==> run M: inputs <==
==> flow/design.v <==
`timescale 1ns/1ps
module fir(
	input			clk_100k,
	input			rst_n,
	input 	signed [8:0]	samp_in,
	output 	signed [8:0]	fir_out	
);
wire	signed [15:0]	b[0:20];
reg	signed [8:0]	samp[0:20]; 
wire signed [24:0]	mult[0:20];
wire signed [33:0]	sum;
assign b[0] = 16'h0312;
assign b[1] = 16'h03F8;
assign b[2] = 16'h0694;
assign b[3] = 16'h0AAD;
assign b[4] = 16'h0FE6;
assign b[5] = 16'h15BC;
assign b[6] = 16'h1B9F;
assign b[7] = 16'h20F9;
assign b[8] = 16'h2539;
assign b[9] = 16'h27F6;
assign b[10] = 16'h28E9;
assign b[11] = 16'h27F6;
assign b[12] = 16'h2539;
assign b[13] = 16'h20F9;
assign b[14] = 16'h1B9F;
assign b[15] = 16'h15BC;
assign b[16] = 16'h0FE6;
assign b[17] = 16'h0AAD;
assign b[18] = 16'h0694;
assign b[19] = 16'h03F8;
assign b[20] = 16'h0312;
integer i;
always @(posedge clk_100k or negedge rst_n) begin
	if(!rst_n) begin
		for(i=20;i>=0;i=i-1)begin
			samp[i] <= 0;
		end
	end
	else begin  
		for(i=20;i>0;i=i-1)begin
			samp[i] <= samp[i-1];
		end
		samp[0] <= samp_in;
	end
end
genvar j;
for(j=0;j<=20;j=j+1)begin
	assign mult[j] = $signed(samp[j])*$signed(b[j]);
end
assign sum = mult[0]+mult[1]+mult[2]+mult[3]+mult[4]+mult[5]+mult[6]+mult[7]+mult[8]+mult[9]+mult[10]+mult[11]+mult[12]+mult[13]+mult[14]+mult[15]+mult[16]+mult[17]+mult[18]+mult[19]+mult[20];
assign fir_out = sum[24:16];
endmodule
==> flow/run.sh <==
#!/bin/bash
# the make line also repeats each setting of config.mk as NAME=value (left out here)
make -C /OpenROAD-flow-scripts/flow DESIGN_CONFIG=/design/flow/config.mk WORK_HOME=/design/flow/orfs CLKGATE_MAP_FILE= finish
==> flow/config.mk <==
export PLATFORM = sky130hd
export DESIGN_NAME = fir
export DESIGN_NICKNAME = fir
export VERILOG_FILES = /design/flow/design.v
export SDC_FILE = /design/flow/constraint.sdc
export NUM_CORES = 4
export LEC_CHECK = 0
export CAP_MARGIN = 5
export CORE_MARGIN = 9
export CORE_UTILIZATION = 29
export GPL_ROUTABILITY_DRIVEN = 0
export GPL_TIMING_DRIVEN = 0
export MAX_ROUTING_LAYER = met4
export MIN_ROUTING_LAYER = met2
export SETUP_SLACK_MARGIN = 1.01
export SLEW_MARGIN = 20
==> flow/constraint.sdc <==
create_clock -name core_clock -period 16.0 [get_ports {clk_100k}]
set_input_delay 3.2000 -clock core_clock [delete_from_list [all_inputs] [get_ports {clk_100k}]]
set_output_delay 3.2000 -clock core_clock [all_outputs]
set_load 0.01 [all_outputs]
==> run G: changes against run M <==
==> flow/config.mk (replaced) <==
export PLATFORM = sky130hd
export DESIGN_NAME = fir
export DESIGN_NICKNAME = fir
export VERILOG_FILES = /design/flow/design.v
export SDC_FILE = /design/flow/constraint.sdc
export NUM_CORES = 4
export LEC_CHECK = 0
export CAP_MARGIN = 15
export CORE_ASPECT_RATIO = 0.81
export CORE_MARGIN = 2
export CORE_UTILIZATION = 33
export CTS_CLUSTER_DIAMETER = 156
export CTS_CLUSTER_SIZE = 40
export GPL_ROUTABILITY_DRIVEN = 0
export GPL_TIMING_DRIVEN = 1
export HOLD_SLACK_MARGIN = 0.09
export MAX_ROUTING_LAYER = met4
export PLACE_DENSITY_LB_ADDON = 0.17
export SLEW_MARGIN = 20
export TNS_END_PERCENT = 90
==> run P: changes against run M <==
==> flow/config.mk (replaced) <==
export PLATFORM = sky130hd
export DESIGN_NAME = fir
export DESIGN_NICKNAME = fir
export VERILOG_FILES = /design/flow/design.v
export SDC_FILE = /design/flow/constraint.sdc
export NUM_CORES = 4
export LEC_CHECK = 0
export CAP_MARGIN = 30
export CORE_MARGIN = 2
export CORE_UTILIZATION = 21
export GPL_TIMING_DRIVEN = 0
export MIN_ROUTING_LAYER = met2
export SETUP_SLACK_MARGIN = 2.64
export SLEW_MARGIN = 20
==> reports/README.md <==
| Item | Value |
|---|---|
| Highest-utilization routing layer at the global route stage | met1 |
| ClkCell Share | 1.00% |
| Number of cell instances on the worst register-to-register path | 0 |
| Worst-case clock skew | 26.0 ps |
| Worst setup slack after layout | 408 ps |
| Result of the run | finished clean |
| Capture point of the worst reg-to-reg path | samp[11][1]$_DFF_PN0_ |
| Total inserted antenna cells | 1 |
[end of results for run G]
==> reports/README.md <==
| Item | Value |
|---|---|
| Total inserted antenna cells | 54 |
| Highest-utilization routing layer at the global route stage | met3 |
| Worst setup slack after layout | -215 ps |
| Layout violations | setup timing |
| Final setup violation count | 7 |
| Result of the run | complete, but fails checks |
| Worst-case clock skew | 24.3 ps |
| ClkCell Share | 1.02% |
[end of results for run M]
==> reports/README.md <==
| Item | Value |
|---|---|
| Result of the run | complete, but fails checks |
| Layout violations | setup timing |
| Highest-utilization routing layer at the global route stage | met3 |
| Worst slew pin tran | 1030 ps |
| Worst-case clock skew | 27.6 ps |
| Met1 track demand over resource | 0% |
| Number of cell instances on the worst register-to-register path | 0 |
| Final setup violation count | 6 |
| Worst setup slack after layout | -222 ps |
| Fraction of the mapped netlist area in compound gates | 4.82% |
| Capture point of the worst reg-to-reg path | samp[4][4]$_DFF_PN0_ |
| Total inserted antenna cells | 39 |
[end of results for run P]
